// rrc_filter
module rrc_filter #(
	parameter WIDTH = 9
)(
	input logic clk,
	input logic rst,
	input logic signed [WIDTH-1:0] filter_in,
	output logic signed [WIDTH-1:0] filter_out
);
Settings: LEC_CHECK=0, ABC_AREA=1, CAP_MARGIN=20, CORE_MARGIN=2, CORE_UTILIZATION=72, CTS_CLUSTER_DIAMETER=200, PLACE_DENSITY_LB_ADDON=0.04, SETUP_SLACK_MARGIN=-0.56, SLEW_MARGIN=20; clock period 5.65 ns.
run.sh (not shown) runs the stock make flow with config.mk's settings and CLKGATE_MAP_FILE=.
The first run completed, yet does not pass: setup timing.
Change:
- ABC_AREA: 1 -> default
- CORE_UTILIZATION: 72 -> 40
- CTS_CLUSTER_DIAMETER: 200 -> default
- PLACE_DENSITY_LB_ADDON: 0.04 -> default
- SETUP_SLACK_MARGIN: -0.56 -> default
- clock period: 5.65 -> 11.6 ns (I/O delays scaled with it)
After rerunning: With this change the flow finished clean; design area drops by roughly a tenth; count of clock-buffer cells in the layout climbs by 6; global-route usage drops by 27 points; setup slack gets better by 4600 ps; clock skew is about the same; sequential share of layout area climbs by 3.4 points.

========
## run A
The RTL this note starts from:
==> flow/design.v <==
`timescale 1ns / 1ps
module rrc_filter #(
	parameter WIDTH = 9
)(
	input logic clk,
	input logic rst,
	input logic signed [WIDTH-1:0] filter_in,
	output logic signed [WIDTH-1:0] filter_out
);
	logic signed [WIDTH-1:0] shift_reg_out [0:31];
	logic signed [2*WIDTH-1:0] mul_sum [0:32];
	logic signed [23:0] acc_sum;
	integer i;
	always @(posedge clk or posedge rst) begin
		if(rst) begin
			for(i = 0; i < 32; i=i+1) begin
				shift_reg_out[i] <= 9'b0;
			end
		end
		else begin
			shift_reg_out[0] <= filter_in;
			for(i = 0; i < 31; i=i+1) begin
				shift_reg_out[i+1] <= shift_reg_out[i];
			end
		end
	end
	multiplier_9b #(.WIDTH(9)) MUL0(.mul_in(filter_in), .coefficient(9'd0), .mul_out(mul_sum[0]));
	multiplier_9b #(.WIDTH(9)) MUL1(.mul_in(shift_reg_out[0]), .coefficient(-9'd1), .mul_out(mul_sum[1]));
	multiplier_9b #(.WIDTH(9)) MUL2(.mul_in(shift_reg_out[1]), .coefficient(9'd1),.mul_out(mul_sum[2]));
	multiplier_9b #(.WIDTH(9)) MUL3(.mul_in(shift_reg_out[2]), .coefficient(9'd0),.mul_out(mul_sum[3]));
	multiplier_9b #(.WIDTH(9)) MUL4(.mul_in(shift_reg_out[3]), .coefficient(-9'd1),.mul_out(mul_sum[4]));
	multiplier_9b #(.WIDTH(9)) MUL5(.mul_in(shift_reg_out[4]), .coefficient(9'd2),.mul_out(mul_sum[5]));
	multiplier_9b #(.WIDTH(9)) MUL6(.mul_in(shift_reg_out[5]), .coefficient(9'd0),.mul_out(mul_sum[6]));
	multiplier_9b #(.WIDTH(9)) MUL7(.mul_in(shift_reg_out[6]), .coefficient(-9'd2),.mul_out(mul_sum[7]));
	multiplier_9b #(.WIDTH(9)) MUL8(.mul_in(shift_reg_out[7]), .coefficient(9'd2),.mul_out(mul_sum[8]));
	multiplier_9b #(.WIDTH(9)) MUL9(.mul_in(shift_reg_out[8]), .coefficient(9'd0),.mul_out(mul_sum[9]));
	multiplier_9b #(.WIDTH(9)) MUL10(.mul_in(shift_reg_out[9]), .coefficient(-9'd6),.mul_out(mul_sum[10]));
	multiplier_9b #(.WIDTH(9)) MUL11(.mul_in(shift_reg_out[10]), .coefficient(9'd8),.mul_out(mul_sum[11]));
	multiplier_9b #(.WIDTH(9)) MUL12(.mul_in(shift_reg_out[11]), .coefficient(9'd10),.mul_out(mul_sum[12]));
	multiplier_9b #(.WIDTH(9)) MUL13(.mul_in(shift_reg_out[12]), .coefficient(-9'd28),.mul_out(mul_sum[13]));
	multiplier_9b #(.WIDTH(9)) MUL14(.mul_in(shift_reg_out[13]), .coefficient(-9'd14),.mul_out(mul_sum[14]));
	multiplier_9b #(.WIDTH(9)) MUL15(.mul_in(shift_reg_out[14]), .coefficient(9'd111),.mul_out(mul_sum[15]));
	multiplier_9b #(.WIDTH(9)) MUL16(.mul_in(shift_reg_out[15]), .coefficient(9'd196),.mul_out(mul_sum[16]));
	multiplier_9b #(.WIDTH(9)) MUL17(.mul_in(shift_reg_out[16]), .coefficient(9'd111),.mul_out(mul_sum[17]));
	multiplier_9b #(.WIDTH(9)) MUL18(.mul_in(shift_reg_out[17]), .coefficient(-9'd14),.mul_out(mul_sum[18]));
	multiplier_9b #(.WIDTH(9)) MUL19(.mul_in(shift_reg_out[18]), .coefficient(-9'd28),.mul_out(mul_sum[19]));
	multiplier_9b #(.WIDTH(9)) MUL20(.mul_in(shift_reg_out[19]), .coefficient(9'd10),.mul_out(mul_sum[20]));
	multiplier_9b #(.WIDTH(9)) MUL21(.mul_in(shift_reg_out[20]), .coefficient(9'd8),.mul_out(mul_sum[21]));
	multiplier_9b #(.WIDTH(9)) MUL22(.mul_in(shift_reg_out[21]), .coefficient(-9'd6),.mul_out(mul_sum[22]));
	multiplier_9b #(.WIDTH(9)) MUL23(.mul_in(shift_reg_out[22]), .coefficient(9'd0),.mul_out(mul_sum[23]));
	multiplier_9b #(.WIDTH(9)) MUL24(.mul_in(shift_reg_out[23]), .coefficient(9'd2),.mul_out(mul_sum[24]));
	multiplier_9b #(.WIDTH(9)) MUL25(.mul_in(shift_reg_out[24]), .coefficient(-9'd2),.mul_out(mul_sum[25]));
	multiplier_9b #(.WIDTH(9)) MUL26(.mul_in(shift_reg_out[25]), .coefficient(9'd0),.mul_out(mul_sum[26]));
	multiplier_9b #(.WIDTH(9)) MUL27(.mul_in(shift_reg_out[26]), .coefficient(9'd2),.mul_out(mul_sum[27]));
	multiplier_9b #(.WIDTH(9)) MUL28(.mul_in(shift_reg_out[27]), .coefficient(-9'd1),.mul_out(mul_sum[28]));
	multiplier_9b #(.WIDTH(9)) MUL29(.mul_in(shift_reg_out[28]), .coefficient(9'd0),.mul_out(mul_sum[29]));
	multiplier_9b #(.WIDTH(9)) MUL30(.mul_in(shift_reg_out[29]), .coefficient(9'd1),.mul_out(mul_sum[30]));
	multiplier_9b #(.WIDTH(9)) MUL31(.mul_in(shift_reg_out[30]), .coefficient(-9'd1),.mul_out(mul_sum[31]));
	multiplier_9b #(.WIDTH(9)) MUL32(.mul_in(shift_reg_out[31]), .coefficient(9'd0),.mul_out(mul_sum[32]));
	always_comb begin : accumulate_sum
		acc_sum = mul_sum[0] + mul_sum[1] + mul_sum[2] + mul_sum[3] + mul_sum[4] + 
		mul_sum[5] + mul_sum[6] + mul_sum[7] + mul_sum[8] + mul_sum[9] + 
		mul_sum[10] + mul_sum[11] + mul_sum[12] + mul_sum[13] + mul_sum[14] + 
		mul_sum[15] + mul_sum[16] + mul_sum[17] + mul_sum[18] + mul_sum[19] + 
		mul_sum[20] + mul_sum[21] + mul_sum[22] + mul_sum[23] + mul_sum[24] + 
		mul_sum[25] + mul_sum[26] + mul_sum[27] + mul_sum[28] + mul_sum[29] + 
		mul_sum[30] + mul_sum[31] + mul_sum[32];  
	end
	logic signed [15:0] trunc_frac_sum;
	assign trunc_frac_sum = acc_sum[23:8];
	always_ff @( posedge clk or posedge rst ) begin : blockName
		if(rst) begin
			filter_out <= 0;
		end
		else if(trunc_frac_sum > 255) begin
			filter_out <= 255;
		end
		else if(trunc_frac_sum < -256) begin
			filter_out <= -256;
		end
		else begin
			filter_out <= trunc_frac_sum;
		end
	end
endmodule
module multiplier_9b #(
	parameter WIDTH = 9
)(
	input logic signed [WIDTH-1:0] mul_in,
	input logic signed [WIDTH-1:0] coefficient,
	output logic signed [2*WIDTH-1:0] mul_out
);
	assign mul_out = mul_in * coefficient;
endmodule
clock: 10.4 ns
lec_check: 0
cap_margin: 20
cell_pad_in_sites_detail_placement: 0
cell_pad_in_sites_global_placement: 0
core_aspect_ratio: 1.04
core_margin: 8
core_utilization: 53
gpl_routability_driven: 0
max_routing_layer: met4
place_density: 0.42
setup_slack_margin: 1.72
slew_margin: 20
tns_end_percent: 50
diff inputs: run A => run B
# run A
export LEC_CHECK = 0
export CAP_MARGIN = 20
export CELL_PAD_IN_SITES_DETAIL_PLACEMENT = 0
export CELL_PAD_IN_SITES_GLOBAL_PLACEMENT = 0
export CORE_ASPECT_RATIO = 1.04
export CORE_MARGIN = 8
export CORE_UTILIZATION = 53
export GPL_ROUTABILITY_DRIVEN = 0
export MAX_ROUTING_LAYER = met4
export PLACE_DENSITY = 0.42
export SETUP_SLACK_MARGIN = 1.72
export SLEW_MARGIN = 20
export TNS_END_PERCENT = 50
create_clock -name core_clock -period 10.4 [get_ports {clk}]
# run B
export LEC_CHECK = 0
export CAP_MARGIN = 20
export CELL_PAD_IN_SITES_DETAIL_PLACEMENT = 0
export CELL_PAD_IN_SITES_GLOBAL_PLACEMENT = 0
export CORE_ASPECT_RATIO = 1.04
export CORE_MARGIN = 8
export CORE_UTILIZATION = 57
export GPL_ROUTABILITY_DRIVEN = 0
export MAX_ROUTING_LAYER = met4
export SETUP_SLACK_MARGIN = 1.72
export SLEW_MARGIN = 20
export TNS_END_PERCENT = 50
create_clock -name core_clock -period 6.39 [get_ports {clk}]
Notes after the runs:
Run B finished all stages; layout check result: FAIL, due to negative setup slack. Taking run A as 1.0, run B lands at 1.06 on detailed-route wire length. The highest net fanout along the worst path was comparable across run B and run A. Looking at register-to-register slack, run B sits 4070 ps lower than run A does. Comparing run B and run A, data arrival at the endpoint of the critical path is lower on run A.
#### Input delta (run C over run B)
# run B
export LEC_CHECK = 0
export CAP_MARGIN = 20
export CELL_PAD_IN_SITES_DETAIL_PLACEMENT = 0
export CELL_PAD_IN_SITES_GLOBAL_PLACEMENT = 0
export CORE_ASPECT_RATIO = 1.04
export CORE_MARGIN = 8
export CORE_UTILIZATION = 57
export GPL_ROUTABILITY_DRIVEN = 0
export MAX_ROUTING_LAYER = met4
export SETUP_SLACK_MARGIN = 1.72
export SLEW_MARGIN = 20
export TNS_END_PERCENT = 50
create_clock -name core_clock -period 6.39 [get_ports {clk}]
# run C
export LEC_CHECK = 0
export CAP_MARGIN = 20
export CORE_MARGIN = 2
export CORE_UTILIZATION = 38
export SLEW_MARGIN = 20
create_clock -name core_clock -period 10.2 [get_ports {clk}]
Notes after the runs:
Run C | status: complete | timing, DRC, antenna: pass. HPWL after detailed placement (run B / run C): 1.13. Measured against each other, run B and run C differ in final instance area, the higher figure coming from run B. Run C against run B: portion of the clock cycle consumed by the worst path in the final layout lower. Between run C and run B, the number of flops mapped to enable cells by yosys figures differ only marginally. Higher overall global routing resource usage goes to run B over run C. STATUS setup slack: run C wins against run B. Relative to run B, core utilization decreased by 28 points in run C. Delta(maximum frequency from static timing analysis, run C - run B) < 0.
## Diff of input files: run D against run C
# run C
export LEC_CHECK = 0
export CAP_MARGIN = 20
export CORE_MARGIN = 2
export CORE_UTILIZATION = 38
export SLEW_MARGIN = 20
create_clock -name core_clock -period 10.2 [get_ports {clk}]
# run D
export LEC_CHECK = 0
export CAP_MARGIN = 20
export CORE_MARGIN = 2
export CORE_UTILIZATION = 72
export PLACE_DENSITY_LB_ADDON = 0.18
export SETUP_SLACK_MARGIN = 1.51
export SLEW_MARGIN = 20
create_clock -name core_clock -period 10.5 [get_ports {clk}]
==> comparison <==
Non-clock buffer count in run D is 16% below run C.
Run C → run D: met2 wirelength from detailed routing higher; worst setup slack higher; critical-path maximum fanout roughly the same.
Input changes introduced in run E (baseline for comparison: run D):
# run D
export LEC_CHECK = 0
export CAP_MARGIN = 20
export CORE_MARGIN = 2
export CORE_UTILIZATION = 72
export PLACE_DENSITY_LB_ADDON = 0.18
export SETUP_SLACK_MARGIN = 1.51
export SLEW_MARGIN = 20
create_clock -name core_clock -period 10.5 [get_ports {clk}]
# run E
export LEC_CHECK = 0
export CAP_MARGIN = 20
export CORE_MARGIN = 2
export CORE_UTILIZATION = 71
export SLEW_MARGIN = 20
create_clock -name core_clock -period 8.33 [get_ports {clk}]
- Layout checks on run E: not met. Flow itself completed; violations: negative setup slack.
- Run D | stages: all done | timing, DRC, antenna: all pass
- A start point of the critical path of shift_reg_out[16][2] is what run D shows, while shift_reg_out[14][1] belongs to run E.
- Filler-free cell count of the finished design (higher): run E
- Looking at cell with the biggest individual delay on the critical path, the fa_2 result is from run D; the fa_1 one comes from run E.
- Number of max-cap violations of run E is on par with run D.
- Re clock buffer instance count of the final layout: run E is 3 down on run D.
- Pre-CTS setup slack down 1890 ps in run E wrt run D
